==> flow/config.mk <==
export PLATFORM = sky130hd
export DESIGN_NAME = yuv422_to_rgb
export DESIGN_NICKNAME = yuv422_to_rgb
export VERILOG_FILES = /design/flow/design.v
export SDC_FILE = /design/flow/constraint.sdc
export NUM_CORES = 4
export LEC_CHECK = 0
export ABC_AREA = 1
export CAP_MARGIN = 20
export CORE_MARGIN = 2
export CORE_UTILIZATION = 67
export SLEW_MARGIN = 20
export TNS_END_PERCENT = 40
==> flow/constraint.sdc <==
create_clock -name core_clock -period 4.1 [get_ports {pclk}]
set_input_delay 0.8200 -clock core_clock [delete_from_list [all_inputs] [get_ports {pclk}]]
set_output_delay 0.8200 -clock core_clock [all_outputs]
set_load 0.01 [all_outputs]
==> flow/design.v <==
module yuv_to_rgb (
input            clk             ,  
input            rst_n           ,  
input            start_conversion,  
input      [7:0] y               , 
input      [7:0] u               ,
input      [7:0] v               ,
output reg [7:0] r               , 
output reg [7:0] g               , 
output reg [7:0] b               ,
output reg       pixel_ready        
);
parameter signed [15:0] C_1_402 = 16'h059C;   
parameter signed [15:0] C_0_344 = 16'h0160;   
parameter signed [15:0] C_0_714 = 16'h02DB;   
parameter signed [15:0] C_1_772 = 16'h0716;   
wire signed [15:0] y_s;
wire signed [15:0] u_s;
wire signed [15:0] v_s;
wire signed [31:0] r_temp;
wire signed [31:0] g_temp;
wire signed [31:0] b_temp;
assign y_s = y;
assign u_s = u - 128;   
assign v_s = v - 128;   
assign r_temp = y_s + ((v_s * C_1_402) >>> 10);
assign g_temp = y_s - ((u_s * C_0_344) >>> 10) - ((v_s * C_0_714) >>> 10);
assign b_temp = y_s + ((u_s * C_1_772) >>> 10);
always @(posedge clk or negedge rst_n)	
	if (~rst_n)	            r <= 8'h00; else
	if (start_conversion) begin	
		if (r_temp < 0)	    r <= 8'h00; else
		if (r_temp > 255) 	r <= 8'hFF; else
											    r <= r_temp[7:0];
	end
always @(posedge clk or negedge rst_n)	
	if (~rst_n)	            g <= 8'h00; else
	if (start_conversion) begin	
		if (g_temp < 0)	    g <= 8'h00; else
		if (g_temp > 255) 	g <= 8'hFF; else
											    g <= g_temp[7:0];
	end
always @(posedge clk or negedge rst_n)	
	if (~rst_n)	            b <= 8'h00; else
	if (start_conversion) begin	
		if (b_temp < 0)	    b <= 8'h00; else
		if (b_temp > 255) 	b <= 8'hFF; else
											    b <= b_temp[7:0];
	end
always @(posedge clk or negedge rst_n)
	if (~rst_n)     	        pixel_ready <= 1'b0; else
	if (pixel_ready)          pixel_ready <= 1'b0; else
	if (start_conversion)	    pixel_ready <= 1'b1;
endmodule
module yuv422_to_rgb (
input             pclk               ,  
input             presetn            ,  
input      [31:0] paddr              ,  
input      [31:0] pwdata             ,  
output reg [31:0] prdata             ,  
input         	  pwrite             ,  
input         	  psel               ,  
input         	  penable            , 
output            pslverr            ,  
output            pready             ,  
output reg        irq                ,  
output reg [95:0] rgb_out               
);
localparam IDLE    = 3'd0;
localparam LOAD    = 3'd1;
localparam CONVERT = 3'd2;
reg  [7:0] yuv_mem [0:7];     
reg  [7:0] y0;                
reg  [7:0] u0;                
reg  [7:0] y1;                
reg  [7:0] v0;                
reg  [7:0] y2;                
reg  [7:0] u1;                
reg  [7:0] y3;                
reg  [7:0] v1;                
wire [7:0] r0;                
wire [7:0] g0;                
wire [7:0] b0;                
wire [7:0] r1;                
wire [7:0] g1;                
wire [7:0] b1;                
wire [7:0] r2;                
wire [7:0] g2;                
wire [7:0] b2;                
wire [7:0] r3;                
wire [7:0] g3;                
wire [7:0] b3;                
reg        cnt_writes;        
reg  [2:0] state;             
reg        start_conversion;  
wire [3:0] result_ready;      
yuv_to_rgb conv0 (.clk(pclk), .rst_n(presetn), .start_conversion(start_conversion), .y(y0), .u(u0), .v(v0), .r(r0), .g(g0), .b(b0), .pixel_ready(result_ready[0]));
yuv_to_rgb conv1 (.clk(pclk), .rst_n(presetn), .start_conversion(start_conversion), .y(y1), .u(u0), .v(v0), .r(r1), .g(g1), .b(b1), .pixel_ready(result_ready[1]));
yuv_to_rgb conv2 (.clk(pclk), .rst_n(presetn), .start_conversion(start_conversion), .y(y2), .u(u1), .v(v1), .r(r2), .g(g2), .b(b2), .pixel_ready(result_ready[2]));
yuv_to_rgb conv3 (.clk(pclk), .rst_n(presetn), .start_conversion(start_conversion), .y(y3), .u(u1), .v(v1), .r(r3), .g(g3), .b(b3), .pixel_ready(result_ready[3]));
assign pready  = 1'b1;
assign pslverr = 1'b0;
always @(posedge pclk or negedge presetn)
	if (~presetn)	prdata <= 32'd0; else
	if (psel & ~penable & ~pwrite)	
		case(paddr[7:0])
			8'h20: prdata <= (state == IDLE) ? {32'hFFFFFFFF} : {32'd0};
			8'h30: prdata <= {rgb_out[95:72], 8'd0};   
			8'h34: prdata <= {rgb_out[71:48], 8'd0};   
			8'h38: prdata <= {rgb_out[47:24], 8'd0};   
			8'h3c: prdata <= {rgb_out[23:0], 8'd0};   
		endcase           
always @(posedge pclk or negedge presetn)
	if (~presetn)	                        cnt_writes <= 'd0; else
	if (psel & penable & pready & pwrite)	cnt_writes <= cnt_writes + 'd1;
always @(posedge pclk or negedge presetn)
	if (~presetn)	                                     start_conversion <= 1'b0; else
	if (start_conversion)                              start_conversion <= 1'b0; else
	if (psel & penable & pready & pwrite & cnt_writes) start_conversion <= 1'b1;
always @(posedge pclk or negedge presetn)
	if (~presetn)      	irq <= 1'b0; else
	if (irq)					  irq <= 1'b0; else
	if (&result_ready)	irq <= 1'b1;
always @(posedge pclk or negedge presetn)
	if (~presetn)	                                                  state <= IDLE; else
	case(state)
		IDLE    : if (psel & ~penable & pwrite)                       state <= LOAD;     
		LOAD    : if (psel & penable & pready & pwrite & cnt_writes)  state <= CONVERT;  
		CONVERT : if (&result_ready)                                  state <= IDLE;     
	endcase
always @(posedge pclk or negedge presetn)
	if (~presetn) begin	yuv_mem[0] <= 8'd0;
	                    yuv_mem[1] <= 8'd0;
	                    yuv_mem[2] <= 8'd0;
	                    yuv_mem[3] <= 8'd0;
	                    yuv_mem[4] <= 8'd0;
	                    yuv_mem[5] <= 8'd0;
	                    yuv_mem[6] <= 8'd0;
	                    yuv_mem[7] <= 8'd0; end else
	if (psel & pwrite & ~penable) 
		case (paddr[7:0])                               
      8'h10: begin yuv_mem[0] <= pwdata[7:0];           
									 yuv_mem[1] <= pwdata[15:8];          
									 yuv_mem[2] <= pwdata[23:16];         
									 yuv_mem[3] <= pwdata[31:24]; end     
      8'h14: begin yuv_mem[4] <= pwdata[7:0];           
                   yuv_mem[5] <= pwdata[15:8];          
                   yuv_mem[6] <= pwdata[23:16];         
                   yuv_mem[7] <= pwdata[31:24]; end     
    endcase
always @(posedge pclk or negedge presetn)
	if (~presetn)	            rgb_out <= 96'd0; else
	if (&result_ready)	      rgb_out <= {r0, g0, b0, r1, g1, b1, r2, g2, b2, r3, g3, b3};  
always @(posedge pclk or negedge presetn)
	if (~presetn)	                    y0 <= 'd0; else
	if ((state == LOAD) & cnt_writes) y0 <= yuv_mem[0];
always @(posedge pclk or negedge presetn)
	if (~presetn)	                    u0 <= 'd0; else
	if ((state == LOAD) & cnt_writes) u0 <= yuv_mem[1];
always @(posedge pclk or negedge presetn)
	if (~presetn)	                    y1 <= 'd0; else
	if ((state == LOAD) & cnt_writes) y1 <= yuv_mem[2];
always @(posedge pclk or negedge presetn)
	if (~presetn)	                    v0 <= 'd0; else
	if ((state == LOAD) & cnt_writes) v0 <= yuv_mem[3];
always @(posedge pclk or negedge presetn)
	if (~presetn)	                    y2 <= 'd0; else
	if ((state == LOAD) & cnt_writes) y2 <= yuv_mem[4];
always @(posedge pclk or negedge presetn)
	if (~presetn)	                    u1 <= 'd0; else
	if ((state == LOAD) & cnt_writes) u1 <= yuv_mem[5];
always @(posedge pclk or negedge presetn)
	if (~presetn)	                    y3 <= 'd0; else
	if ((state == LOAD) & cnt_writes) y3 <= yuv_mem[6];
always @(posedge pclk or negedge presetn)
	if (~presetn)	                    v1 <= 'd0; else
	if ((state == LOAD) & cnt_writes) v1 <= yuv_mem[7];
endmodule
==> flow/run.sh <==
#!/bin/bash
# the make line also repeats each setting of config.mk as NAME=value (left out here)
make -C /OpenROAD-flow-scripts/flow DESIGN_CONFIG=/design/flow/config.mk WORK_HOME=/design/flow/orfs CLKGATE_MAP_FILE= finish
==> results of run 1 <==
[through the flow]
stage               setup WS (ns)
floorplan                  -2.010
global placement           -2.191
detailed placement         -2.526
CTS                        -2.311
[what timing repair did]
| action | CTS |
|---|---|
| pin swaps | 82 |
| setup buffers | 32 |
| gates resized | 142 |
| setup endpoints to repair | 96 |
==> impl.org, run 1 <==
#+TITLE: Physical design notes

** Status
- The run stopped with a tool error.
- Stage reached :: global routing (5_1_grt)

** Synth
- In the synthesized netlist the dominant register cell turns out to be sky130_fd_sc_hd__dfrtp_1.
- Most numerous cell in the Yosys netlist :: sky130_fd_sc_hd__nand2_1
- Chip area in the Yosys report :: 30960 µm²
- Post-synthesis cell type count :: 60
- Before any placement, the netlist area is recorded as 30960 µm².
- Mapped Avg Cell Area :: 8.226 µm²
- The synthesized design contains 0 enable-type register cells.
- Of all cell types, the one taking the most synthesized area is sky130_fd_sc_hd__dfrtp_1.
- Syn_nets :: 4449
- Yosys stat cell total :: 3764
- Synthesized instance count :: 3764
- In this run, the synthesized area fraction spent on and/or/nand/nor cells is recorded as 16.77%.
- Aoi share :: 11.38%
- FFs w/ async S/R, synth :: 100.0%
- Summing all multiplexer cells gives an area fraction of 0.6547%.
- Sequential elements use 28.70% of the synthesized area.
- Once synthesis finished, the tally of register bits stood at 355.
- Prevailing logic family in the synthesized netlist :: adder cells
- The cell-mix breakdown from Yosys lists the XOR/XNOR area share as 4.894%.
- The main area contributors are sky130_fd_sc_hd__dfrtp_1, sky130_fd_sc_hd__ha_1, sky130_fd_sc_hd__nand2_1.
- Most frequent cells after synthesis :: sky130_fd_sc_hd__nand2_1, sky130_fd_sc_hd__inv_1, sky130_fd_sc_hd__ha_1, sky130_fd_sc_hd__dfrtp_1, sky130_fd_sc_hd__o21ai_0
- In this run the biggest area consumer among cell types represents 28.61% of the synthesized area.
- After Yosys synthesis, full adders, half adders and majority gates account for 28.63% of the synthesized area.
- Yosys synthesis warning count :: 3

** Clocking
- Clock sinks :: 355
- Number of CTS-inserted buffers :: 39
- Looking at the clock tree report, the root buffer type is sky130_fd_sc_hd__clkbuf_16.
- The report puts the hold buffer count at CTS at 0.
- Buffer levels on the longest clock path :: 3
- Total number of H-tree levels :: 2

** Floorplan
- Vertical extent of the die :: 219.0 µm
- According to the floorplan log, the row count is 78.
- Floorplan utilization :: 68.08%
- Ports placed on the boundary :: 200
- In this run the standard cell core region covers 45480 µm².
- Overall die area :: 47950 µm²
- Die X :: 219.0 µm

** Placed design
- Note, the detailed placer reported a final HPWL of 79520 µm.
- Final Wtd Congestion :: 1.011
- Total instance count after detailed placement :: 5021
- In this run the cell area measured after placement is 37690 µm².
- The count of buffers added on input and output ports is 173.
==> run 2, diff against run 1 <==
- ABC_AREA: 1 -> 0
- CELL_PAD_IN_SITES_DETAIL_PLACEMENT: unset -> 0
- CORE_UTILIZATION: 67 -> 72
- CTS_CLUSTER_SIZE: unset -> 72
- GPL_ROUTABILITY_DRIVEN: unset -> 0
- HOLD_SLACK_MARGIN: unset -> -0.09
- MAX_ROUTING_LAYER: unset -> met4
- MIN_ROUTING_LAYER: unset -> met1
- PLACE_DENSITY: unset -> 0.4
- TNS_END_PERCENT: 40 -> 45
- clock period: 4.1 -> 5.84 ns (I/O delays scaled with it)
==> impl.org, run 2 <==
#+TITLE: Physical design notes

** Status
- Status :: did not finish (unchanged)
- Stage reached :: global routing (5_1_grt) (unchanged)
- Error that halted the flow :: [ERROR GRT-0232] Routing congestion too high. Check the congestion heatmap in the GUI.

** Synth
- The number of warnings printed during yosys synthesis came to 3 (unchanged).
- The top-area cell type share of the netlist area was 29.89% (was 28.61%).
- The yosys stat cell total came to 2765 (was 3764).
- The cell area after synthesis is 29630 µm² (was 30960 µm²).
- The area share of fa/ha/maj cells after synthesis was 29.91% (was 28.63%).
- The post-synthesis sequential area ratio was 29.98% (was 28.70%).
- Prevailing logic family in the synthesized netlist :: adder cells (unchanged)
- The post-synthesis share of cell area spent on and-or and or-and gates is 11.66% (was 11.38%).
- Seq cells post-synth :: 355 (unchanged)
- The number of nets produced by synthesis came to 3450 (was 4449).
- Synth Area in XOR/XNOR :: 4.577% (was 4.894%)
- The chip area line of the yosys report is 29630 µm² (was 30960 µm²).
- The average size of a mapped cell came to 10.72 µm² (was 8.226 µm²).
- The multiplexer share of the synthesized area is 10.58% (was 0.6547%).
- The most frequently used cell type in the post-synthesis netlist is sky130_fd_sc_hd__ha_1 (was sky130_fd_sc_hd__nand2_1).
- Most frequent cells after synthesis: sky130_fd_sc_hd__ha_1, sky130_fd_sc_hd__inv_1, sky130_fd_sc_hd__dfrtp_1, sky130_fd_sc_hd__mux2_2, sky130_fd_sc_hd__fa_1 (was sky130_fd_sc_hd__nand2_1, sky130_fd_sc_hd__inv_1, sky130_fd_sc_hd__ha_1, sky130_fd_sc_hd__dfrtp_1, sky130_fd_sc_hd__o21ai_0).
- Post-synthesis cell type count :: 94 (was 60)
- The post-synth tally of flip-flops with integrated enable was 0 (unchanged).
- The simple-gate share of the synthesized area came to 7.148% (was 16.77%).
- Cell type with the highest aggregate area in the netlist :: sky130_fd_sc_hd__dfrtp_1 (unchanged)
- Leading cell types by total area after synthesis :: sky130_fd_sc_hd__dfrtp_1, sky130_fd_sc_hd__ha_1, sky130_fd_sc_hd__fa_1 (was sky130_fd_sc_hd__dfrtp_1, sky130_fd_sc_hd__ha_1, sky130_fd_sc_hd__nand2_1)
- The dominant synthesized flop cell is sky130_fd_sc_hd__dfrtp_1 (unchanged).
- The share of flip-flops with an asynchronous set or reset after synthesis came to 100.0% (unchanged).
- The instance count of the mapped netlist came to 2765 (was 3764).

** Placed design
- Detailed placer's ending HPWL :: 66820 µm (was 79520 µm)
- Port Buffers :: 173 (unchanged)

** Floorplan
- Core Box Area :: 40740 µm² (was 45480 µm²)
- The number of placement rows was 74 (was 78).
- The vertical die dimension came to 206.9 µm (was 219.0 µm).
- Overall die area :: 42800 µm² (was 47950 µm²)
- Floorplan utilization :: 72.74% (was 68.08%)
- The overall die width was 206.9 µm (was 219.0 µm).
- Ports placed on the boundary :: 200 (unchanged)

** Clocking
- Buffer levels on the longest clock path :: 3 (unchanged)
- The buffer type at the clock tree root was sky130_fd_sc_hd__clkbuf_16 (unchanged).
- The CTS buffer count came to 38 (was 39).
- Total number of H-tree levels :: 2 (unchanged)
- Clock sinks :: 355 (unchanged)

** Global route
- All-layer global routing usage :: 61.28%
- After global routing the overflow that remains totals 7.
-- run 2: per-layer routing --
metal / track usage [%] / overflow
met1: 61.30 / 0
met2: 86.49 / 4
met3: 30.74 / 0
met4: 56.89 / 3
met5: - / -
-- run 2: timing repair --
item / 4_1_cts
hold buffers: 0
pin swaps: 119
endpoints found under the setup margin: 96
resized: 169
setup buffers: 37
-- run 2: stage by stage --
stage | hold slack (ns) | setup slack [ns] | cells | cell area [µm²]
after floorplan | 0.4029 | -0.7638 | 2765 | 29960
after global placement | 0.4123 | -0.9361 | 3772 | 34880
after detailed placement | 0.4282 | -1.274 | 3772 | 34880
after CTS | 0.4368 | -1.060 | 3873 | 37210
==> run 3, diff against run 2 <==
- ABC_AREA: 0 -> unset
- CAP_MARGIN: 20 -> 10
- CORE_MARGIN: 2 -> 8
- CORE_UTILIZATION: 72 -> 68
- CTS_CLUSTER_DIAMETER: unset -> 133
- CTS_CLUSTER_SIZE: 72 -> unset
- GPL_ROUTABILITY_DRIVEN: 0 -> 1
- HOLD_SLACK_MARGIN: -0.09 -> -0.05
- MAX_ROUTING_LAYER: met4 -> unset
- MIN_ROUTING_LAYER: met1 -> unset
- PLACE_DENSITY: 0.4 -> 0.58
- SLEW_MARGIN: 20 -> 25
- TNS_END_PERCENT: 45 -> 75
- clock period: 5.84 -> 10.7 ns (I/O delays scaled with it)
==> impl.org, run 3 <==
* Flow results

** Layout
- Nets :: 3611
- FILL cells :: 2876
- Layout Area Growth over Synthesis :: 12.61%
- Measured on the finished design, the core utilization comes to 77.47%.

** Clocking
- Clock sinks :: 355 (unchanged)
- Root Buffer Master :: sky130_fd_sc_hd__clkbuf_16 (unchanged)
- Total number of H-tree levels :: 2 (unchanged)
- Number of buffers added for setup after CTS :: 0 (was 37)
- The post-cts sizing count came to 0 (was 169).
- The worst-case clock buffer depth came to 3 (unchanged).
- Per the skew report, the later register of the worst-skew pair sees a clock latency of 0.59 ns.
- Clock tree from TritonCTS :: yes
- CTS hold repair buffers :: 0 (unchanged)
- Number of CTS-inserted buffers :: 40 (was 38)
- For reference, the clock transition at the flip-flops on the worst setup and hold paths is 0.06 ns.

** Synth
- Synth Area in XOR/XNOR :: 4.577% (unchanged)
- Dominant register cell :: sky130_fd_sc_hd__dfrtp_1 (unchanged)
- Yosys synthesis warning count :: 3 (unchanged)
- Yosys stat cell total :: 2765 (unchanged)
- Leading cell types by total area after synthesis: sky130_fd_sc_hd__dfrtp_1, sky130_fd_sc_hd__ha_1, sky130_fd_sc_hd__fa_1 (unchanged).
- Top cell area share :: 29.89% (unchanged)
- The average size of a mapped cell was 10.72 µm² (unchanged).
- Seq/Total Area, Yosys :: 29.98% (unchanged)
- The chip area line of the yosys report came to 29630 µm² (unchanged).
- Syn_nets :: 3450 (unchanged)
- Post-synth design cell area :: 29630 µm² (unchanged)
- Most frequent cells after synthesis: sky130_fd_sc_hd__ha_1, sky130_fd_sc_hd__inv_1, sky130_fd_sc_hd__dfrtp_1, sky130_fd_sc_hd__mux2_2, sky130_fd_sc_hd__fa_1 (unchanged).
- The multiplexer share of the synthesized area was 10.58% (unchanged).
- Cell type with the highest aggregate area in the netlist :: sky130_fd_sc_hd__dfrtp_1 (unchanged)
- The post-synthesis register bit count came to 355 (unchanged).
- FFs w/ async S/R, synth :: 100.0% (unchanged)
- The area share of fa/ha/maj cells after synthesis was 29.91% (unchanged).
- The post-synth tally of flip-flops with integrated enable is 0 (unchanged).
- The count of cell types in the netlist came to 94 (unchanged).
- The post-synthesis share of cell area spent on and-or and or-and gates was 11.66% (unchanged).
- Synthesized instance count :: 2765 (unchanged)
- The most frequently used cell type in the post-synthesis netlist is sky130_fd_sc_hd__ha_1 (unchanged).
- Simple share :: 7.148% (unchanged)
- The largest non-sequential cell family by area is adder cells (unchanged).

** Setup path
- The worst setup path is launched from a register.
- Following the worst setup path forward leads to its endpoint at conv1.g[6].
- According to the timing report, the data required time at the worst endpoint equals 11.13 ns.
- For reference, the critical path is launched at v0[1].
- Data on the critical path arrives at its endpoint at 8.50 ns.
- Along the worst path, the maximum fanout reaches 8.
- Startpoint-to-endpoint class of the critical path :: reg -> reg
- Among the stages of the critical path, the cell type that occurs most often is sky130_fd_sc_hd__ha_1.
- WP depth :: 28
- The largest single stage delay on the critical path is 0.66 ns.
- The setup check on the worst reg-to-reg path leaves a slack of 2.63 ns.
- RR Startpoint :: v0[1]
- Cell type group with the largest total delay on the critical path :: adder cells
- Count of cells along the worst register-to-register path :: 28
- Per the timing report, the most critical flop-to-flop path finishes at conv1.g[6].
- CP max-delay cell :: sky130_fd_sc_hd__dfrtp_1
- The critical path contains buffers and inverters numbering 3 combined.
- Worst setup EP type :: register

** Placed design
- The number of port buffers came to 173 (unchanged).
- RePlAce ended its routability-driven mode at a weighted congestion of 0.8990.
- Detailed placer's ending HPWL :: 59600 µm (was 66820 µm)

** STA
- Unrepaired setup endpoints after global routing :: no
- In this build the clock could be raised as far as 0.1239 GHz.
- The final timing report lists a hold violation count of 0.
- Of the available clock period, the critical path in the final layout requires 75.44%.
- Worst-case clock skew :: 0.03938 ns
- Transition time of the tightest slew-check pin :: 1.038 ns
- Post-layout min period :: 8.072 ns
- The last timing report of the flow puts the setup violation total at 0.
- The final timing report lists a max-slew violation count of 0.
- Total negative setup slack :: 0 ns
- Measured against its own limit, the worst slew margin works out to 30.63%.

** Detailed routing
- Antenna Diode Count :: 0
- Avg WL per Cell :: 21.14 µm
- The pre-antenna-repair detailed-routing pass consisted of 7 iterations.
- Average vias per placed instance :: 5.986
- Nets still carrying antenna violations after routing amount to 0.
- Number of remaining DRC errors :: 0
- The wire length recorded after detailed routing is 74820 µm.
- Total number of vias :: 21.19k
- Once iteration 0 of detailed routing completed, the report listed 1479 DRC markers.

** Floorplan
- Floorplan utilization :: 68.79% (was 72.74%)
- Number of core rows :: 76 (was 74)
- Vertical extent of the die :: 224.8 µm (was 206.9 µm)
- Core Box Area :: 43080 µm² (was 40740 µm²)
- Ports placed on the boundary :: 200 (unchanged)
- The die footprint is 50510 µm² (was 42800 µm²).
- Die X :: 224.8 µm (was 206.9 µm)

** Global route
- Congestion Overflow GR :: 0
- The number of global-route vias before repair was 21.80k.
- Wire length of the first global-routing pass :: 119400 µm
- Initial antenna violation count :: 1
- In the global route stage, overall resource usage came out at 29.88%.
- Maximum number of pins on one net before global-route repair :: 169

** Min path
- The tightest min-delay check is of the reg -> reg type.
- The worst hold path terminates at conv0.pixel_ready.
- Worst hold start :: conv0.pixel_ready
- Instance count along the most critical hold path :: 1

** Job
- In this run the maximum-capacitance check reported violations numbering 0.
- OpenROAD warning count :: 99

** Status
- Status: no timing/DRC/antenna violations (was did not finish).
==> run 3: final cells by class <==
type	instances	area (µm²)	share of cell area (%)
tap	585	732.0	2.193
multi-input combinational	1936	18940	56.77
clock inverter	17	257.7	0.7724
inverter	404	1516	4.544
sequential	355	8889	26.64
clock buffer	54	1114	3.337
timing repair buffer	189	1917	5.744
==> run 3: layer usage <==
| metal | track usage (%) | part of all wire [%] | up-vias |
|---|---|---|---|
| met4 | 9.158 | 3.2 | 0 |
| li1 | - | - | 9890 |
| met1 | 39.87 | 43 | 10630 |
| met3 | 4.142 | 5.5 | 112 |
| met5 | 0 | 0 | - |
| met2 | 50.41 | 48 | 563 |
==> run 3: per-stage QoR <==
step                      instance area [µm²]  instances  setup slack [ns]  hold slack [ns]
final                                   33370       3540             2.628           0.4376
after global routing                    33370       3540             2.159           0.4450
after CTS                               33290       3537             2.695           0.4386
after detailed placement                31920       3466             2.748           0.4294
after global placement                  31920       3466             2.852           0.4123
after floorplan                         29630       2765             3.439           0.4029
==> run 4, diff against run 3 <==
- ABC_AREA: unset -> 1
- CAP_MARGIN: 10 -> 20
- CELL_PAD_IN_SITES_DETAIL_PLACEMENT: 0 -> unset
- CELL_PAD_IN_SITES_GLOBAL_PLACEMENT: unset -> 3
- CORE_MARGIN: 8 -> 2
- CORE_UTILIZATION: 68 -> 40
- CTS_CLUSTER_DIAMETER: 133 -> unset
- GPL_ROUTABILITY_DRIVEN: 1 -> unset
- GPL_TIMING_DRIVEN: unset -> 0
- HOLD_SLACK_MARGIN: -0.05 -> unset
- MIN_ROUTING_LAYER: unset -> met2
- PLACE_DENSITY: 0.58 -> unset
- SETUP_SLACK_MARGIN: unset -> 1.69
- SLEW_MARGIN: 25 -> 20
- TNS_END_PERCENT: 75 -> unset
- clock period: 10.7 -> 9.0 ns (I/O delays scaled with it)
==> impl.org, run 4 <==
* Flow results

** Status
- Status :: no timing/DRC/antenna violations (unchanged)

** Setup path
- Startpoint kind of the worst setup timing path :: register (unchanged)
- The endpoint arrival time on the critical path was 7.57 ns (was 8.50 ns).
- Startpoint-to-endpoint class of the critical path :: reg -> reg (unchanged)
- Cell with the most instances on the worst path :: sky130_fd_sc_hd__inv_1 (was sky130_fd_sc_hd__ha_1)
- Last element of the critical path :: conv3.g[1] (was conv1.g[6])
- Worst setup EP type :: register (unchanged)
- WP buf/inv :: 7 (was 3)
- The slowest cell on the critical path is sky130_fd_sc_hd__fa_1 (was sky130_fd_sc_hd__dfrtp_1).
- The register-to-register path setup slack was 1.95 ns (was 2.63 ns).
- WP depth :: 33 (was 28)
- The worst stage delay on the critical path was 0.54 ns (was 0.66 ns).
- The capture point of the worst reg-to-reg path is conv3.g[1] (was conv1.g[6]).
- Count of cells along the worst register-to-register path :: 33 (was 28)
- Critical Path Start :: v1[1] (was v0[1])
- The maximum fanout encountered on the critical timing path is 8 (unchanged).
- Required time at the endpoint of the critical path :: 9.52 ns (was 11.13 ns)
- The cell family with the largest share of critical-path delay was adder cells (unchanged).
- The launch instance of the worst register-to-register path was v1[1] (was v0[1]).

** Synth
- Synthesized instance count :: 3764 (was 2765)
- Yosys synthesis warning count :: 3 (unchanged)
- Number of synthesized flops with an enable pin :: 0 (unchanged)
- Most frequent cells after synthesis :: sky130_fd_sc_hd__nand2_1, sky130_fd_sc_hd__inv_1, sky130_fd_sc_hd__ha_1, sky130_fd_sc_hd__dfrtp_1, sky130_fd_sc_hd__o21ai_0 (was sky130_fd_sc_hd__ha_1, sky130_fd_sc_hd__inv_1, sky130_fd_sc_hd__dfrtp_1, sky130_fd_sc_hd__mux2_2, sky130_fd_sc_hd__fa_1)
- The post-synthesis register bit count was 355 (unchanged).
- Cell type with the highest aggregate area in the netlist :: sky130_fd_sc_hd__dfrtp_1 (unchanged)
- The top-area cell type share of the netlist area is 28.61% (was 29.89%).
- The post-synthesis share of cell area spent on and-or and or-and gates came to 11.38% (was 11.66%).
- Chip area in the Yosys report :: 30960 µm² (was 29630 µm²)
- The dominant synthesized flop cell is sky130_fd_sc_hd__dfrtp_1 (unchanged).
- FFs w/ async S/R, synth :: 100.0% (unchanged)
- The area share of fa/ha/maj cells after synthesis came to 28.63% (was 29.91%).
- Yosys stat cell total :: 3764 (was 2765)
- The number of nets produced by synthesis was 4449 (was 3450).
- Leading cell types by total area after synthesis: sky130_fd_sc_hd__dfrtp_1, sky130_fd_sc_hd__ha_1, sky130_fd_sc_hd__nand2_1 (was sky130_fd_sc_hd__dfrtp_1, sky130_fd_sc_hd__ha_1, sky130_fd_sc_hd__fa_1).
- The cell area after synthesis came to 30960 µm² (was 29630 µm²).
- The count of cell types in the netlist was 60 (was 94).
- The multiplexer share of the synthesized area came to 0.6547% (was 10.58%).
- Prevailing logic family in the synthesized netlist :: adder cells (unchanged)
- Simple share :: 16.77% (was 7.148%)
- Most numerous cell in the Yosys netlist :: sky130_fd_sc_hd__nand2_1 (was sky130_fd_sc_hd__ha_1)
- The area share of xor/xnor cells in the synthesized design is 4.894% (was 4.577%).
- Seq/Total Area, Yosys :: 28.70% (was 29.98%)
- The average size of a mapped cell is 8.226 µm² (was 10.72 µm²).

** Detailed routing
- The average routed wire per standard cell was 19.97 µm (was 21.14 µm).
- The per-cell via count in the routed design was 7.137 (was 5.986).
- The DRC marker count from the first detailed-route iteration was 4818 (was 1479).
- The overall via count from detail_route came to 36.44k (was 21.19k).
- Number of remaining DRC errors :: 0 (unchanged)
- The first-pass detailed-route iteration total was 8 (was 7).
- The count of antenna-violating nets left after detailed routing is 0 (unchanged).
- Final WL :: 102000 µm (was 74820 µm)

** Clocking
- Clock tree from TritonCTS :: yes (unchanged)
- The clock latency at the later pin of the worst-skew pair came to 0.63 ns (was 0.59 ns).
- The worst-case clock buffer depth is 3 (unchanged).
- The buffer type at the clock tree root was sky130_fd_sc_hd__clkbuf_16 (unchanged).
- The H-tree level count is 2 (unchanged).
- The post-cts hold buffer count was 0 (unchanged).
- Clock sinks :: 355 (unchanged)
- The post-CTS clock slew at the launch and capture registers of the worst setup and hold paths came to 0.06 ns (about the same).
- The CTS buffer count is 43 (was 40).

** Placed design
- Port Buffers :: 173 (unchanged)
- The global placement routability congestion came to 0.9557 (was 0.8990).
- Instance area after placement :: 34110 µm² (was 31920 µm²)
- Detailed placer's ending HPWL :: 82650 µm (was 59600 µm)

** Min path
- Worst hold start :: conv2.pixel_ready (was conv0.pixel_ready)
- The hold-critical path endpoint is conv2.pixel_ready (was conv0.pixel_ready).
- Path category of the worst min-delay check :: reg -> reg (unchanged)
- The worst hold path stage count was 1 (unchanged).

** STA
- The post-layout period usage of the worst path was 78.31% (was 75.44%).
- F_max :: 0.1419 GHz (was 0.1239 GHz)
- Count of final setup violators :: 0 (unchanged)
- The final sum of negative setup slack was 0 ns (unchanged).
- Transition time of the tightest slew-check pin :: 1.095 ns (was 1.038 ns)
- Max-slew violation count :: 0 (unchanged)
- The worst slew margin relative to its limit is 27.00% (was 30.63%).
- Worst Hold Margin :: 0.4294 ns (was 0.4376 ns)
- The worst-case clock skew is 0.05616 ns (was 0.03938 ns).
- Unrepaired setup endpoints after global routing :: yes (was no)
- Post-layout min period :: 7.048 ns (was 8.072 ns)
- Count of final hold-check violations :: 0 (unchanged)

** Floorplan
- The core outline area is 77080 µm² (was 43080 µm²).
- The overall die width is 282.2 µm (was 224.8 µm).
- Floorplan utilization :: 40.17% (was 68.79%)
- The vertical die dimension came to 282.2 µm (was 224.8 µm).
- The number of placement rows is 102 (was 76).
- Ports placed on the boundary :: 200 (unchanged)
- The die footprint was 79640 µm² (was 50510 µm²).

** Job
- OpenROAD warning count :: 97 (was 99)
- Max-capacitance violation count :: 0 (unchanged)

** Layout
- Post-route design area :: 36140 µm² (was 33370 µm²)
- The final layout net count came to 4714 (was 3611).
- Layout Area Growth over Synthesis :: 16.72% (was 12.61%)
- The logic area came to 19480 µm² (was 18940 µm²).
- FILL cells :: 7776 (was 2876)
- Share of the core filled with cells :: 46.88% (was 77.47%)
- The register area is 8909 µm² (was 8889 µm²).

** Global route
- All-layer global routing usage :: 37.77% (was 29.88%)
- Initial antenna violation count :: 2 (was 1)
- The wire length of the first global-routing pass was 152500 µm (was 119400 µm).
- The total grt overflow was 0 (unchanged).
- Maximum number of pins on one net before global-route repair :: 90 (was 169)
- The number of global-route vias before repair was 40.22k (was 21.80k).
[run 4: final cells by class]
cell class / count / area share (%)
inverters: 646 / 6.765
flip-flops and latches: 355 / 24.65
multi-input cells: 2684 / 53.92
clock inverters: 14 / 0.5124
plain buffers: 79 / 0.9625
repair buffers: 220 / 6.004
well taps: 1040 / 3.601
diodes: 3 / 0.02077
clock buffers: 65 / 3.566
[run 4: through the flow]
stage                     setup slack [ns]  cells
final                                1.952   5106
after floorplan                      2.238   3764
after global placement              -9.482   4977
after global routing                 1.599   5103
after CTS                            1.697   5063
after detailed placement            0.5240   4981
[run 4: repair_timing]
| action | CTS | global route |
|---|---|---|
| pin swaps | 1 | 10 |
| buffers inserted | 3 | 40 |
| gates cloned | 0 | 0 |
| gates resized | 17 | 49 |
| endpoints found under the hold margin | 0 | 0 |
| endpoints found under the setup margin | 55 | 43 |
[run 4: layer usage]
layer	routed length (µm)	up-vias	GRT usage (%)
met4	6323	40	4.789
li1	-	12520	-
met5	947	-	12.45
met3	44840	722	54.95
met1	0	13350	-
met2	49840	9814	42.60
==> run 5, diff against run 4 <==
- ABC_AREA: 1 -> 0
- CELL_PAD_IN_SITES_DETAIL_PLACEMENT: unset -> 0
- CELL_PAD_IN_SITES_GLOBAL_PLACEMENT: 3 -> unset
- CORE_UTILIZATION: 40 -> 47
- GPL_TIMING_DRIVEN: 0 -> unset
- HOLD_SLACK_MARGIN: unset -> 0.08
- PLACE_DENSITY_LB_ADDON: unset -> 0.26
- SETUP_SLACK_MARGIN: 1.69 -> unset
- TNS_END_PERCENT: unset -> 10
- clock period: 9.0 -> 11.9 ns (I/O delays scaled with it)
==> impl.org, run 5 <==
* Flow results

** Status
- Status: no timing/DRC/antenna violations (unchanged).

** Layout
- The logic area was 18950 µm² (was 19480 µm²).
- The register area came to 8889 µm² (was 8909 µm²).
- FILL cells :: 5434 (was 7776)
- Layout Area Growth over Synthesis :: 13.49% (was 16.72%)
- Nets :: 3610 (was 4714)

** STA
- Count of final setup violators :: 0 (unchanged)
- The transition time of the tightest slew-check pin was 1.146 ns (was 1.095 ns).
- F_max :: 0.1235 GHz (was 0.1419 GHz)
- Post-layout period usage :: 68.03% (was 78.31%)
- The final number of hold-violating endpoints was 0 (unchanged).
- The final sum of negative setup slack was 0 ns (unchanged).
- Unrepaired setup endpoints after global routing: no (was yes).
- Tightest slew margin relative to the limit :: 23.61% (was 27.00%)
- Max-slew violation count :: 0 (unchanged)
- Post-layout min period :: 8.096 ns (was 7.048 ns)
- The worst-case clock skew was 0.03336 ns (was 0.05616 ns).

** Floorplan
- Vertical extent of the die :: 255.1 µm (was 282.2 µm)
- The core outline area came to 62740 µm² (was 77080 µm²).
- The number of placement rows came to 92 (was 102).
- The die footprint is 65070 µm² (was 79640 µm²).
- The overall die width is 255.1 µm (was 282.2 µm).
- Ports placed on the boundary :: 200 (unchanged)
- Floorplan utilization :: 47.24% (was 40.17%)

** Min path
- The hold path startpoint is irq (was conv2.pixel_ready).
- Endpoint of the worst hold path :: irq (was conv2.pixel_ready)
- Instance count along the most critical hold path :: 1 (unchanged)
- Path category of the worst min-delay check :: reg -> reg (unchanged)

** Clocking
- The post-CTS clock slew at the launch and capture registers of the worst setup and hold paths came to 0.06 ns (about the same).
- The H-tree level count is 2 (unchanged).
- The clock tree from TritonCTS is yes (unchanged).
- Clk Latency, worst-skew pair :: 0.60 ns (was 0.63 ns)
- Clock sinks :: 355 (unchanged)
- Buffer levels on the longest clock path :: 3 (unchanged)
- Post-cts sizing count :: 0 (was 17)
- The number of post-CTS setup repair buffers was 0 (was 3).
- CTS hold repair buffers :: 0 (unchanged)
- Number of CTS-inserted buffers :: 40 (was 43)
- The buffer type at the clock tree root is sky130_fd_sc_hd__clkbuf_16 (unchanged).

** Synth
- Most frequent cells after synthesis :: sky130_fd_sc_hd__ha_1, sky130_fd_sc_hd__inv_1, sky130_fd_sc_hd__dfrtp_1, sky130_fd_sc_hd__mux2_2, sky130_fd_sc_hd__fa_1 (was sky130_fd_sc_hd__nand2_1, sky130_fd_sc_hd__inv_1, sky130_fd_sc_hd__ha_1, sky130_fd_sc_hd__dfrtp_1, sky130_fd_sc_hd__o21ai_0)
- Number of synthesized flops with an enable pin :: 0 (unchanged)
- Yosys synthesis warning count :: 3 (unchanged)
- Seq cells post-synth :: 355 (unchanged)
- Simple share :: 7.148% (was 16.77%)
- Yosys stat cell total :: 2765 (was 3764)
- Prevailing logic family in the synthesized netlist :: adder cells (unchanged)
- Leading cell types by total area after synthesis: sky130_fd_sc_hd__dfrtp_1, sky130_fd_sc_hd__ha_1, sky130_fd_sc_hd__fa_1 (was sky130_fd_sc_hd__dfrtp_1, sky130_fd_sc_hd__ha_1, sky130_fd_sc_hd__nand2_1).
- FFs w/ async S/R, synth :: 100.0% (unchanged)
- Most numerous cell in the Yosys netlist :: sky130_fd_sc_hd__ha_1 (was sky130_fd_sc_hd__nand2_1)
- Adder Share, Synth :: 29.91% (was 28.63%)
- The number of nets produced by synthesis is 3450 (was 4449).
- Chip area in the Yosys report :: 29630 µm² (was 30960 µm²)
- Synthesized instance count :: 2765 (was 3764)
- Post-synth design cell area :: 29630 µm² (was 30960 µm²)
- The count of cell types in the netlist is 94 (was 60).
- The area share of xor/xnor cells in the synthesized design came to 4.577% (was 4.894%).
- Dominant register cell :: sky130_fd_sc_hd__dfrtp_1 (unchanged)
- Seq/Total Area, Yosys :: 29.98% (was 28.70%)
- Cell type with the highest aggregate area in the netlist :: sky130_fd_sc_hd__dfrtp_1 (unchanged)
- The multiplexer share of the synthesized area came to 10.58% (was 0.6547%).
- The post-synthesis share of cell area spent on and-or and or-and gates came to 11.66% (was 11.38%).
- Top cell area share :: 29.89% (was 28.61%)
- The average size of a mapped cell was 10.72 µm² (was 8.226 µm²).

** Setup path
- Startpoint-to-endpoint class of the critical path :: reg -> reg (unchanged)
- The cell with the most instances on the worst path is sky130_fd_sc_hd__ha_1 (was sky130_fd_sc_hd__inv_1).
- The sort of element at the end of the critical path was a register (unchanged).
- Critical Path Start :: v0[1] (was v1[1])
- Maximum fanout count along the critical path :: 8 (unchanged)
- The cell family with the largest share of critical-path delay is adder cells (unchanged).
- Count of cells along the worst register-to-register path :: 28 (was 33)
- The slowest cell on the critical path was sky130_fd_sc_hd__dfrtp_1 (was sky130_fd_sc_hd__fa_1).
- The endpoint arrival time on the critical path is 8.59 ns (was 7.57 ns).
- The register-to-register path setup slack is 3.80 ns (was 1.95 ns).
- The launch instance of the worst register-to-register path is v0[1] (was v1[1]).
- Last element of the critical path :: conv1.g[1] (was conv3.g[1])
- Required time at the endpoint of the critical path :: 12.39 ns (was 9.52 ns)
- Startpoint kind of the worst setup timing path :: register (unchanged)
- The number of buffer and inverter stages on the critical path came to 3 (was 7).
- The cell count along the critical path came to 28 (was 33).
- Crit-path max cell delay :: 0.61 ns (was 0.54 ns)
- The capture point of the worst reg-to-reg path is conv1.g[1] (was conv3.g[1]).

** Global route
- The number of global-route vias before repair is 32.69k (was 40.22k).
- All-layer global routing usage :: 36.95% (was 37.77%)
- The initial antenna violation count is 1 (was 2).
- The wire length of the first global-routing pass is 123600 µm (was 152500 µm).
- The pin count of the biggest net entering global routing was 170 (was 90).
- The total grt overflow came to 0 (unchanged).

** Detailed routing
- Number of DRC markers in iteration 0 :: 4293 (was 4818)
- The average routed wire per standard cell was 20.90 µm (was 19.97 µm).
- Average vias per placed instance :: 7.629 (was 7.137)
- The first-pass detailed-route iteration total is 52 (was 8).
- The total routed wirelength came to 79500 µm (was 102000 µm).
- The count of antenna-violating nets left after detailed routing is 0 (unchanged).
- Total number of vias :: 29.02k (was 36.44k)
- The remaining routing DRC violations was 0 (unchanged).

** Placed design
- Port Buffers :: 173 (unchanged)
- The estimated wirelength of the detail-placed design is 62570 µm (was 82650 µm).
- Final Wtd Congestion :: 0.9488 (was 0.9557)

** Job
- The stage-log warning count is 97 (unchanged).
- The tally of max-capacitance violations was 0 (unchanged).
run 5: per-stage QoR:
stage	utilization, %	cells	cell area (µm²)	setup WS (ns)	hold WS [ns]
floorplan	-	2765	29630	4.639	0.4029
global placement	51.43	3729	32260	4.037	0.4142
detailed placement	51.43	3729	32260	3.941	0.4235
CTS	53.59	3803	33620	3.910	0.4316
global route	53.60	3803	33630	3.302	0.4525
finish	53.61	3804	33630	3.804	0.4265
run 5: final cells by class:
| class | count | share of cell area, % |
|---|---|---|
| flip-flops and latches | 355 | 26.43 |
| inverters | 404 | 4.509 |
| clock buffers | 57 | 3.468 |
| well taps | 846 | 3.148 |
| clock inverters | 17 | 0.5692 |
| repair buffers | 188 | 5.521 |
| diodes | 1 | 0.007441 |
| multi-input cells | 1936 | 56.35 |
run 5: metal layers:
metal	track usage, %	vias to the layer above	share of wire (%)
met3	50.99	724	42
met2	42.95	7841	49
met5	13.83	-	1.2
li1	-	9785	-
met4	6.115	30	7.7
met1	-	10640	0
==> run 6, diff against run 5 <==
- CORE_UTILIZATION: 47 -> 60
- MIN_ROUTING_LAYER: met2 -> met1
- PLACE_DENSITY_LB_ADDON: 0.26 -> unset
- clock period: 11.9 -> 6.38 ns (I/O delays scaled with it)
==> impl.org, run 6 <==
* Flow results

** Global route
- The total grt overflow came to 0 (unchanged).
- The met1 track demand over resource in global routing came to 42.14% (was 0%).
- All-layer global routing usage :: 31.54% (was 36.95%)
- Vias in the first global route :: 22.66k (was 32.69k)
- The pin count of the biggest net entering global routing was 135 (was 170).
- The met3 track demand over resource came to 5.399% (was 50.99%).
- Initial antenna violation count :: 3 (was 1)
- Global routing met2 resource utilization :: 52.13% (was 42.95%)
- The wire length of the first global-routing pass was 123400 µm (was 123600 µm).
- The most used routing layer was met2 (was met3).

** Synth
- Aoi share :: 11.66% (unchanged)
- Leading cell types by total area after synthesis :: sky130_fd_sc_hd__dfrtp_1, sky130_fd_sc_hd__ha_1, sky130_fd_sc_hd__fa_1 (unchanged)
- The average size of a mapped cell is 10.72 µm² (unchanged).
- The count of cell types in the netlist came to 94 (unchanged).
- The top-area cell type share of the netlist area came to 29.89% (unchanged).
- Seq/Total Area, Yosys :: 29.98% (unchanged)
- Chip area in the Yosys report :: 29630 µm² (unchanged)
- FFs w/ async S/R, synth :: 100.0% (unchanged)
- Synth Area in XOR/XNOR :: 4.577% (unchanged)
- Adder Share, Synth :: 29.91% (unchanged)
- Dominant register cell :: sky130_fd_sc_hd__dfrtp_1 (unchanged)
- The multiplexer share of the synthesized area is 10.58% (unchanged).
- The cell type with the highest aggregate area in the netlist is sky130_fd_sc_hd__dfrtp_1 (unchanged).
- The number of nets produced by synthesis was 3450 (unchanged).
- Seq cells post-synth :: 355 (unchanged)
- Simple share :: 7.148% (unchanged)
- Synthesized instance count :: 2765 (unchanged)
- Number of synthesized flops with an enable pin :: 0 (unchanged)
- The yosys stat cell total is 2765 (unchanged).
- Post-synth design cell area :: 29630 µm² (unchanged)
- Most numerous cell in the Yosys netlist :: sky130_fd_sc_hd__ha_1 (unchanged)
- Prevailing logic family in the synthesized netlist :: adder cells (unchanged)
- Most frequent cells after synthesis: sky130_fd_sc_hd__ha_1, sky130_fd_sc_hd__inv_1, sky130_fd_sc_hd__dfrtp_1, sky130_fd_sc_hd__mux2_2, sky130_fd_sc_hd__fa_1 (unchanged).
- Yosys synthesis warning count :: 3 (unchanged)

** Clocking
- The post-CTS clock slew at the launch and capture registers of the worst setup and hold paths was 0.07 ns (was 0.06 ns).
- Total number of H-tree levels :: 2 (unchanged)
- The post-cts hold buffer count is 0 (unchanged).
- The CTS buffer count was 40 (unchanged).
- Clk Latency, worst-skew pair :: 0.60 ns (about the same)
- The TritonCTS sink count came to 355 (unchanged).
- Clock tree from TritonCTS :: yes (unchanged)
- Root Buffer Master :: sky130_fd_sc_hd__clkbuf_16 (unchanged)
- Buffer levels on the longest clock path :: 3 (unchanged)

** Placed design
- The number of port buffers was 173 (unchanged).
- The estimated wirelength of the detail-placed design was 63850 µm (was 62570 µm).
- The global placement routability congestion was 0.9025 (was 0.9488).
- Total instance count after detailed placement :: 3773 (was 3729)

** Detailed routing
- The overall via count from detail_route came to 22.02k (was 29.02k).
- The DRC marker count from the first detailed-route iteration came to 1168 (was 4293).
- The per-cell via count in the routed design was 5.699 (was 7.629).
- Avg WL per Cell :: 20.58 µm (was 20.90 µm)
- Antenna Diode Count :: 0 (was 1)
- Number of optimization iterations in the first detailed-route pass :: 5 (was 52)
- The total routed wirelength is 79540 µm (was 79500 µm).
- The count of antenna-violating nets left after detailed routing was 0 (unchanged).
- The remaining routing DRC violations was 0 (unchanged).

** Min path
- The hold-critical path endpoint is irq (unchanged).
- The hold path startpoint was irq (unchanged).
- Instance count along the most critical hold path :: 1 (unchanged)
- Path category of the worst min-delay check :: reg -> reg (unchanged)

** STA
- Worst Setup Slack, final :: -0.4654 ns (was 3.804 ns)
- The shortest period the worst path allows was 6.845 ns (was 8.096 ns).
- Post-layout period usage :: 107.3% (was 68.03%)
- Unrepaired setup endpoints after global routing :: yes (was no)
- The final max-slew violation count is 0 (unchanged).
- Transition time of the tightest slew-check pin :: 1.076 ns (was 1.146 ns)
- Tightest slew margin relative to the limit :: 28.08% (was 23.61%)
- Count of final setup violators :: 40 (was 0)
- The final sum of negative setup slack came to -12.90 ns (was 0 ns).
- The fmax is 0.1461 GHz (was 0.1235 GHz).
- The final number of hold-violating endpoints was 0 (unchanged).
- Worst Hold Margin :: 0.4238 ns (was 0.4265 ns)
- Worst-case clock skew :: 0.05205 ns (was 0.03336 ns)

** Setup path
- Worst setup EP type :: register (unchanged)
- Last element of the critical path :: conv1.g[7] (was conv1.g[1])
- Crit-path max cell delay :: 0.56 ns (was 0.61 ns)
- Arrival time at the worst endpoint :: 7.35 ns (was 8.59 ns)
- The cell with the most instances on the worst path was sky130_fd_sc_hd__fa_1 (was sky130_fd_sc_hd__ha_1).
- The start point of the critical path was v0[2] (was v0[1]).
- Maximum fanout count along the critical path :: 8 (unchanged)
- The cell family with the largest share of critical-path delay is adder cells (unchanged).
- The cell count along the critical path came to 25 (was 28).
- The cell depth of the worst flop-to-flop path is 25 (was 28).
- Worst reg2reg path endpoint :: conv1.g[7] (was conv1.g[1])
- RR Startpoint :: v0[2] (was v0[1])
- Required time at the endpoint of the critical path :: 6.88 ns (was 12.39 ns)
- The worst setup path category is reg -> reg (unchanged).
- WP buf/inv :: 4 (was 3)
- CP max-delay cell :: sky130_fd_sc_hd__fa_1 (was sky130_fd_sc_hd__dfrtp_1)
- The startpoint type of the worst setup path was a register (unchanged).
- Reg2reg setup slack :: -0.47 ns (was 3.80 ns)

** Layout
- The logic area was 19820 µm² (was 18950 µm²).
- Layout Area Growth over Synthesis :: 22.51% (was 13.49%)
- FILL cells :: 3462 (was 5434)
- Share of the core filled with cells :: 74.32% (was 53.61%)
- Seq. cell area :: 8902 µm² (was 8889 µm²)
- Nets :: 3853 (was 3610)
- The final cell count without fillers is 3864 (was 3804).

** Floorplan
- The core outline area is 48850 µm² (was 62740 µm²).
- Number of core rows :: 81 (was 92)
- Ports placed on the boundary :: 200 (unchanged)
- Overall die area :: 51180 µm² (was 65070 µm²)
- The overall die width came to 226.2 µm (was 255.1 µm).
- Floorplan utilization :: 60.66% (was 47.24%)
- Vertical extent of the die :: 226.2 µm (was 255.1 µm)

** Status
- Status :: complete, but fails checks (was no timing/DRC/antenna violations)
- Failed layout checks :: setup timing

** Job
- OpenROAD warning count :: 101 (was 97)
- The tally of max-capacitance violations was 0 (unchanged).
-- run 6: area by class of cell --
type | instances | area share (%)
multi-input combinational | 1936 | 54.58
sequential | 355 | 24.52
tap | 664 | 2.288
clock buffer | 51 | 3.064
inverter | 404 | 4.205
clock inverter | 23 | 1.058
timing repair buffer | 431 | 10.28
-- run 6: per-layer routing --
metal	up-vias	wire (µm)
li1	10360	-
met1	11080	35160
met2	446	38000
met3	135	3659
met4	2	2707
met5	-	13
-- run 6: what timing repair did --
item                                    4_1_cts  5_1_grt
setup buffers                                12        5
endpoints found under the setup margin       78       96
resized                                      68       93
pin swaps                                    46       57
-- run 6: through the flow --
| step | setup slack [ns] | instance area, µm² |
|---|---|---|
| 2_1_floorplan | -0.2238 | 29850 |
| 3_3_place_gp | -0.7023 | 33960 |
| 3_5_place_dp | -0.7925 | 33960 |
| 4_1_cts | -0.5367 | 35850 |
| 5_1_grt | -0.6965 | 36300 |
| 6_report | -0.4654 | 36300 |
==> run 7, diff against run 6 <==
- ABC_AREA: 0 -> 1
- CELL_PAD_IN_SITES_DETAIL_PLACEMENT: 0 -> 2
- CELL_PAD_IN_SITES_GLOBAL_PLACEMENT: unset -> 1
- CORE_ASPECT_RATIO: unset -> 1.49
- CORE_UTILIZATION: 60 -> 48
- CTS_CLUSTER_DIAMETER: unset -> 90
- GPL_ROUTABILITY_DRIVEN: unset -> 1
- GPL_TIMING_DRIVEN: unset -> 0
- HOLD_SLACK_MARGIN: 0.08 -> unset
- MAX_ROUTING_LAYER: unset -> met4
- MIN_ROUTING_LAYER: met1 -> met2
- PLACE_DENSITY_LB_ADDON: unset -> 0.26
- SETUP_SLACK_MARGIN: unset -> 0.19
- TNS_END_PERCENT: 10 -> 90
- clock period: 6.38 -> 13.6 ns (I/O delays scaled with it)
==> impl.org, run 7 <==
#+TITLE: Physical design notes

** Synth
- Syn_nets :: 4449 (was 3450)
- Multiplexer area fraction after synthesis :: 0.6547% (was 10.58%)
- Top cell area share :: 28.61% (was 29.89%)
- The chip area line of the yosys report came to 30960 µm² (was 29630 µm²).
- Adder Share, Synth :: 28.63% (was 29.91%)
- The largest non-sequential cell family by area was adder cells (unchanged).
- Post-synthesis cell type count :: 60 (was 94)
- The post-synth tally of flip-flops with integrated enable is 0 (unchanged).
- The instance count of the mapped netlist was 3764 (was 2765).
- The most frequently used cell type in the post-synthesis netlist is sky130_fd_sc_hd__nand2_1 (was sky130_fd_sc_hd__ha_1).
- Dominant register cell :: sky130_fd_sc_hd__dfrtp_1 (unchanged)
- Most frequent cells after synthesis: sky130_fd_sc_hd__nand2_1, sky130_fd_sc_hd__inv_1, sky130_fd_sc_hd__ha_1, sky130_fd_sc_hd__dfrtp_1, sky130_fd_sc_hd__o21ai_0 (was sky130_fd_sc_hd__ha_1, sky130_fd_sc_hd__inv_1, sky130_fd_sc_hd__dfrtp_1, sky130_fd_sc_hd__mux2_2, sky130_fd_sc_hd__fa_1).
- Yosys stat cell total :: 3764 (was 2765)
- FFs w/ async S/R, synth :: 100.0% (unchanged)
- The average size of a mapped cell came to 8.226 µm² (was 10.72 µm²).
- Seq/Total Area, Yosys :: 28.70% (was 29.98%)
- The cell type with the highest aggregate area in the netlist was sky130_fd_sc_hd__dfrtp_1 (unchanged).
- Seq cells post-synth :: 355 (unchanged)
- Leading cell types by total area after synthesis :: sky130_fd_sc_hd__dfrtp_1, sky130_fd_sc_hd__ha_1, sky130_fd_sc_hd__nand2_1 (was sky130_fd_sc_hd__dfrtp_1, sky130_fd_sc_hd__ha_1, sky130_fd_sc_hd__fa_1)
- The post-synthesis share of cell area spent on and-or and or-and gates is 11.38% (was 11.66%).
- The number of warnings printed during yosys synthesis is 3 (unchanged).
- The cell area after synthesis came to 30960 µm² (was 29630 µm²).
- The simple-gate share of the synthesized area was 16.77% (was 7.148%).
- Synth Area in XOR/XNOR :: 4.894% (was 4.577%)

** Status
- The first error in the log reads "[ERROR DPL-0033] detailed placement checks failed during check placement".
- Status :: did not finish (was complete, but fails checks)
- Stage reached :: detailed placement (3_5_place_dp)

** Floorplan
- Ports placed on the boundary :: 200 (unchanged)
- The overall die width came to 212.1 µm (was 226.2 µm).
- Floorplan utilization :: 48.55% (was 60.66%)
- The core outline area is 63760 µm² (was 48850 µm²).
- The die footprint is 66590 µm² (was 51180 µm²).
- The number of placement rows is 113 (was 81).
- Vertical extent of the die :: 314.0 µm (was 226.2 µm)

** Placed design
- The global placement routability congestion was 1.031 (was 0.9025).
- Port Buffers :: 173 (unchanged)
-- run 7: through the flow --
stage	std cells	setup WS, ns
after floorplan	3764	6.838
after global placement	4799	-6.001
==> run 8, diff against run 7 <==
- ABC_AREA: 1 -> unset
- CELL_PAD_IN_SITES_DETAIL_PLACEMENT: 2 -> unset
- CELL_PAD_IN_SITES_GLOBAL_PLACEMENT: 1 -> unset
- CORE_ASPECT_RATIO: 1.49 -> unset
- CORE_UTILIZATION: 48 -> 11
- CTS_CLUSTER_DIAMETER: 90 -> unset
- GPL_ROUTABILITY_DRIVEN: 1 -> unset
- GPL_TIMING_DRIVEN: 0 -> unset
- MAX_ROUTING_LAYER: met4 -> unset
- MIN_ROUTING_LAYER: met2 -> unset
- PLACE_DENSITY_LB_ADDON: 0.26 -> unset
- SETUP_SLACK_MARGIN: 0.19 -> unset
- TNS_END_PERCENT: 90 -> unset
- clock period: 13.6 -> 10.0 ns (I/O delays scaled with it)
==> impl.org, run 8 <==
* Flow results

** Detailed routing
- Number of remaining DRC errors :: 0
- Number of optimization iterations in the first detailed-route pass :: 5
- Total number of vias :: 21.18k
- Once iteration 0 of detailed routing completed, the report listed 1121 DRC markers.
- The wire length recorded after detailed routing is 95510 µm.
- Avg WL per Cell :: 14.67 µm
- Residual antenna-violating net count after detailed routing :: 0
- The script logs the ratio of routed vias to standard cells as 3.254.

** Synth
- The chip area line of the yosys report is 29630 µm² (was 30960 µm²).
- Post-synth design cell area :: 29630 µm² (was 30960 µm²)
- The area share of fa/ha/maj cells after synthesis was 29.91% (was 28.63%).
- The cell type with the highest aggregate area in the netlist is sky130_fd_sc_hd__dfrtp_1 (unchanged).
- The post-synth tally of flip-flops with integrated enable was 0 (unchanged).
- The largest non-sequential cell family by area is adder cells (unchanged).
- The post-synthesis sequential area ratio came to 29.98% (was 28.70%).
- Aoi share :: 11.66% (was 11.38%)
- FFs w/ async S/R, synth :: 100.0% (unchanged)
- Multiplexer area fraction after synthesis :: 10.58% (was 0.6547%)
- Most frequent cells after synthesis: sky130_fd_sc_hd__ha_1, sky130_fd_sc_hd__inv_1, sky130_fd_sc_hd__dfrtp_1, sky130_fd_sc_hd__mux2_2, sky130_fd_sc_hd__fa_1 (was sky130_fd_sc_hd__nand2_1, sky130_fd_sc_hd__inv_1, sky130_fd_sc_hd__ha_1, sky130_fd_sc_hd__dfrtp_1, sky130_fd_sc_hd__o21ai_0).
- The yosys stat cell total was 2765 (was 3764).
- The simple-gate share of the synthesized area came to 7.148% (was 16.77%).
- The post-synthesis register bit count came to 355 (unchanged).
- Leading cell types by total area after synthesis :: sky130_fd_sc_hd__dfrtp_1, sky130_fd_sc_hd__ha_1, sky130_fd_sc_hd__fa_1 (was sky130_fd_sc_hd__dfrtp_1, sky130_fd_sc_hd__ha_1, sky130_fd_sc_hd__nand2_1)
- The most frequently used cell type in the post-synthesis netlist was sky130_fd_sc_hd__ha_1 (was sky130_fd_sc_hd__nand2_1).
- Post-synthesis cell type count :: 94 (was 60)
- Dominant register cell :: sky130_fd_sc_hd__dfrtp_1 (unchanged)
- The number of warnings printed during yosys synthesis is 3 (unchanged).
- Top cell area share :: 29.89% (was 28.61%)
- The area share of xor/xnor cells in the synthesized design was 4.577% (was 4.894%).
- Synthesized instance count :: 2765 (was 3764)
- The number of nets produced by synthesis was 3450 (was 4449).
- Mapped Avg Cell Area :: 10.72 µm² (was 8.226 µm²)

** STA
- Adding up every negative setup slack in the final design gives 0 ns.
- Post-layout min period :: 8.170 ns
- Counting pins that exceed their max-slew limit in the final report gives 0.
- Post-route period utilization is reported as 81.70%.
- F_max :: 0.1224 GHz
- On the final layout, the worst hold slack is 0.4249 ns.
- The final timing report lists clock skew as 0.03860 ns.
- Transition time of the tightest slew-check pin :: 1.070 ns
- Unrepaired setup endpoints after global routing :: no
- Count of final setup violators :: 0
- Per the final timing report, the hold violations number 0.
- Per the slew report, the remaining headroom to the max-slew limit stands at 28.55%.

** Setup path
- Arrival time at the worst endpoint :: 8.68 ns
- Required time at the endpoint of the critical path :: 10.51 ns
- Among cell families on the critical path, the largest total delay comes from AND-OR/OR-AND gates.
- Crit-path max cell delay :: 0.72 ns
- Startpoint kind of the worst setup timing path :: register
- CP max-delay cell :: sky130_fd_sc_hd__o211ai_1
- RR Startpoint :: v1[1]
- STA lists the endpoint of the worst register-to-register path as conv2.g[1].
- Measured in cells, the most critical reg-to-reg path has a length of 27.
- Worst setup EP type :: register
- Cell with the most instances on the worst path :: sky130_fd_sc_hd__ha_1
- WP depth :: 27
- Last element of the critical path :: conv2.g[1]
- Across all register-to-register paths, the minimum setup slack is 1.83 ns.
- Critical Path Start :: v1[1]
- Along the worst path, the maximum fanout reaches 8.
- Counting both buffers and inverters, the worst setup path holds a total of 3.
- For reference, the most critical setup path is categorized as reg -> reg.

** Clocking
- Per the TritonCTS log, the buffer count is 40.
- Clk Latency, worst-skew pair :: 0.60 ns
- Counting along the longest clock path gives a buffer depth of 3.
- Hold repair after CTS inserted 0 buffers.
- Looking at the post-CTS report, the setup buffer insertion count equals 0.
- Clock sinks :: 355
- Clock tree from TritonCTS :: yes
- CTS placed an instance of sky130_fd_sc_hd__clkbuf_16 at the clock tree root.
- Per the CTS log, the maximum H-tree level is 2.
- For reference, the clock transition at the flip-flops on the worst setup and hold paths is 0.06 ns.
- Post-cts sizing count :: 0

** Placed design
- Final Wtd Congestion :: 0.8703 (was 1.031)
- Note, the detailed placer reported a final HPWL of 79670 µm.
- Port Buffers :: 173 (unchanged)

** Layout
- Nets :: 3610
- Layout Area Growth over Synthesis :: 25.02%

** Floorplan
- The core outline area was 267900 µm² (was 63760 µm²).
- The pre-placement core utilization is 11.06% (was 48.55%).
- The vertical die dimension was 523.0 µm (was 314.0 µm).
- The number of placement rows came to 190 (was 113).
- The overall die width was 523.0 µm (was 212.1 µm).
- Overall die area :: 273600 µm² (was 66590 µm²)
- Ports placed on the boundary :: 200 (unchanged)

** Global route
- Entering global routing, the biggest net connects 170 pins.
- The first global-routing pass estimated 141100 µm of wire.
- The initial antenna violation count is 38.
- Congestion Overflow GR :: 0
- Vias in the first global route :: 21.57k
- Overall routing resource usage recorded by global route was 6.890%.

** Job
- Max-cap violations in this run came to 0.
- In this run the tools logged warnings totalling 100.

** Min path
- Worst hold start :: conv2.pixel_ready
- Instance count along the most critical hold path :: 1
- Path category of the worst min-delay check :: reg -> reg
- The worst hold path terminates at conv2.pixel_ready.

** Status
- Status :: no timing/DRC/antenna violations (was did not finish)
run 8: layout make-up:
| type | instances | area (µm²) |
|---|---|---|
| fillers | 29900 | 230900 |
| multi-input cells | 1936 | 18950 |
| flip-flops and latches | 355 | 8889 |
| well taps | 3552 | 4444 |
| repair buffers | 188 | 1861 |
| inverters | 404 | 1516 |
| clock buffers | 56 | 1131 |
| clock inverters | 16 | 250.2 |
| diodes | 2 | 5.005 |
run 8: metal layers:
metal	wire (µm)	share of wire [%]	vias to the layer above	global-route usage, %
met3	4131	4.3	180	1.034
met2	47110	49	483	12.20
met1	40860	43	10630	8.529
met5	36	0.038	-	0
li1	-	-	9883	-
met4	3373	3.5	6	2.125
run 8: per-stage QoR:
| stage | util (%) | std cells | cell area [µm²] | setup WS [ns] |
|---|---|---|---|---|
| CTS | 13.82 | 6507 | 37040 | 1.850 |
| floorplan | - | 2765 | 29630 | 2.739 |
| global placement | 13.31 | 6435 | 35660 | 2.037 |
| finish | 13.83 | 6509 | 37050 | 1.830 |
| detailed placement | 13.31 | 6435 | 35660 | 1.916 |
| global route | 13.83 | 6507 | 37040 | 1.390 |
